## my_chip
module my_chip (
    input logic [11:0] io_in,  
    output logic [11:0] io_out,  
    input logic clock,
    input logic reset  
);
==> flow/config.mk <==
export PLATFORM = sky130hd
export DESIGN_NAME = my_chip
export DESIGN_NICKNAME = my_chip
export VERILOG_FILES = /design/flow/design.v
export SDC_FILE = /design/flow/constraint.sdc
export NUM_CORES = 4
export LEC_CHECK = 0
export CAP_MARGIN = 40
export CELL_PAD_IN_SITES_DETAIL_PLACEMENT = 1
export CELL_PAD_IN_SITES_GLOBAL_PLACEMENT = 3
export CORE_MARGIN = 7
export CORE_UTILIZATION = 40
export CTS_CLUSTER_DIAMETER = 111
export GPL_TIMING_DRIVEN = 0
export MAX_ROUTING_LAYER = met5
export MIN_ROUTING_LAYER = met1
export SLEW_MARGIN = 20
export TNS_END_PERCENT = 45
==> flow/constraint.sdc <==
create_clock -name core_clock -period 4.49 [get_ports {clock}]
set_input_delay 0.8980 -clock core_clock [delete_from_list [all_inputs] [get_ports {clock}]]
set_output_delay 0.8980 -clock core_clock [all_outputs]
set_load 0.01 [all_outputs]
run.sh (not shown) runs the stock make flow with config.mk's settings and CLKGATE_MAP_FILE=.
Change:
==> flow/config.mk (replaced) <==
export PLATFORM = sky130hd
export DESIGN_NAME = my_chip
export DESIGN_NICKNAME = my_chip
export VERILOG_FILES = /design/flow/design.v
export SDC_FILE = /design/flow/constraint.sdc
export NUM_CORES = 4
export LEC_CHECK = 0
export CAP_MARGIN = 20
export CELL_PAD_IN_SITES_DETAIL_PLACEMENT = 1
export CORE_MARGIN = 2
export CORE_UTILIZATION = 40
export CTS_CLUSTER_SIZE = 98
export PLACE_DENSITY_LB_ADDON = 0.2
export SETUP_SLACK_MARGIN = -0.47
export SLEW_MARGIN = 20
export TNS_END_PERCENT = 30
==> flow/constraint.sdc (replaced) <==
create_clock -name core_clock -period 10.0 [get_ports {clock}]
set_input_delay 2.0000 -clock core_clock [delete_from_list [all_inputs] [get_ports {clock}]]
set_output_delay 2.0000 -clock core_clock [all_outputs]
set_load 0.01 [all_outputs]
Via count goes down by 5.6%.
Global-route usage fell by 3.2 points.
Worst setup slack gains 3.5 ns.
Count of clock-buffer cells in the layout falls by 6.
Change:
==> flow/config.mk (replaced) <==
export PLATFORM = sky130hd
export DESIGN_NAME = my_chip
export DESIGN_NICKNAME = my_chip
export VERILOG_FILES = /design/flow/design.v
export SDC_FILE = /design/flow/constraint.sdc
export NUM_CORES = 4
export LEC_CHECK = 0
export CAP_MARGIN = 20
export CORE_MARGIN = 2
export CORE_UTILIZATION = 72
export PLACE_DENSITY = 0.42
export SLEW_MARGIN = 20
==> flow/constraint.sdc (replaced) <==
create_clock -name core_clock -period 6.15 [get_ports {clock}]
set_input_delay 1.2300 -clock core_clock [delete_from_list [all_inputs] [get_ports {clock}]]
set_output_delay 1.2300 -clock core_clock [all_outputs]
set_load 0.01 [all_outputs]
The new run produced a clean layout.
Sequential power climbs by well over a third.
First-iteration DRC count climbs by a quarter to a third.
Hold slack barely changes.
Routed wire length drops by about a fifth.
Via count drops slightly.
Sequential cell count is unchanged.
Non-clock buffer count drops by 12.
Worst setup slack loses 2.9 ns.

---

Starting RTL as in the previous note.
export LEC_CHECK = 0
export CAP_MARGIN = 20
export CORE_MARGIN = 2
export CORE_UTILIZATION = 72
export CTS_CLUSTER_SIZE = 21
export GPL_ROUTABILITY_DRIVEN = 0
export GPL_TIMING_DRIVEN = 1
export HOLD_SLACK_MARGIN = 0.29
export MAX_ROUTING_LAYER = met5
export PLACE_DENSITY_LB_ADDON = 0.13
export SETUP_SLACK_MARGIN = 2.65
export SLEW_MARGIN = 20
export TNS_END_PERCENT = 100
create_clock -name core_clock -period 9.26 [get_ports {clock}]
Rerun with:
- CORE_UTILIZATION: 72 -> 66
- CTS_CLUSTER_SIZE: 21 -> not set
- GPL_ROUTABILITY_DRIVEN: 0 -> not set
- GPL_TIMING_DRIVEN: 1 -> not set
- HOLD_SLACK_MARGIN: 0.29 -> not set
- MAX_ROUTING_LAYER: met5 -> not set
- PLACE_DENSITY_LB_ADDON: 0.13 -> not set
- SETUP_SLACK_MARGIN: 2.65 -> not set
- TNS_END_PERCENT: 100 -> not set
- clock period: 9.26 -> 6.86 ns (I/O delays scaled with it)
Final cell count is higher by 1.7%.
Die size climbs by 8.9%.
Utilization drops by 6.6 points.
Clock-buffer cell count shrinks by 5.
Register-to-register slack got worse by 2.4 ns.
Worst hold slack degrades by 0.0034 ns.
Final area hardly moves.
Sequential power came out higher by 35%.
Area after synthesis is unchanged.
Global-route usage shrinks by 3.8 points.
Sequential share of layout area stays flat.
Power figures rest on the tool's default switching activity, not on a simulated workload.
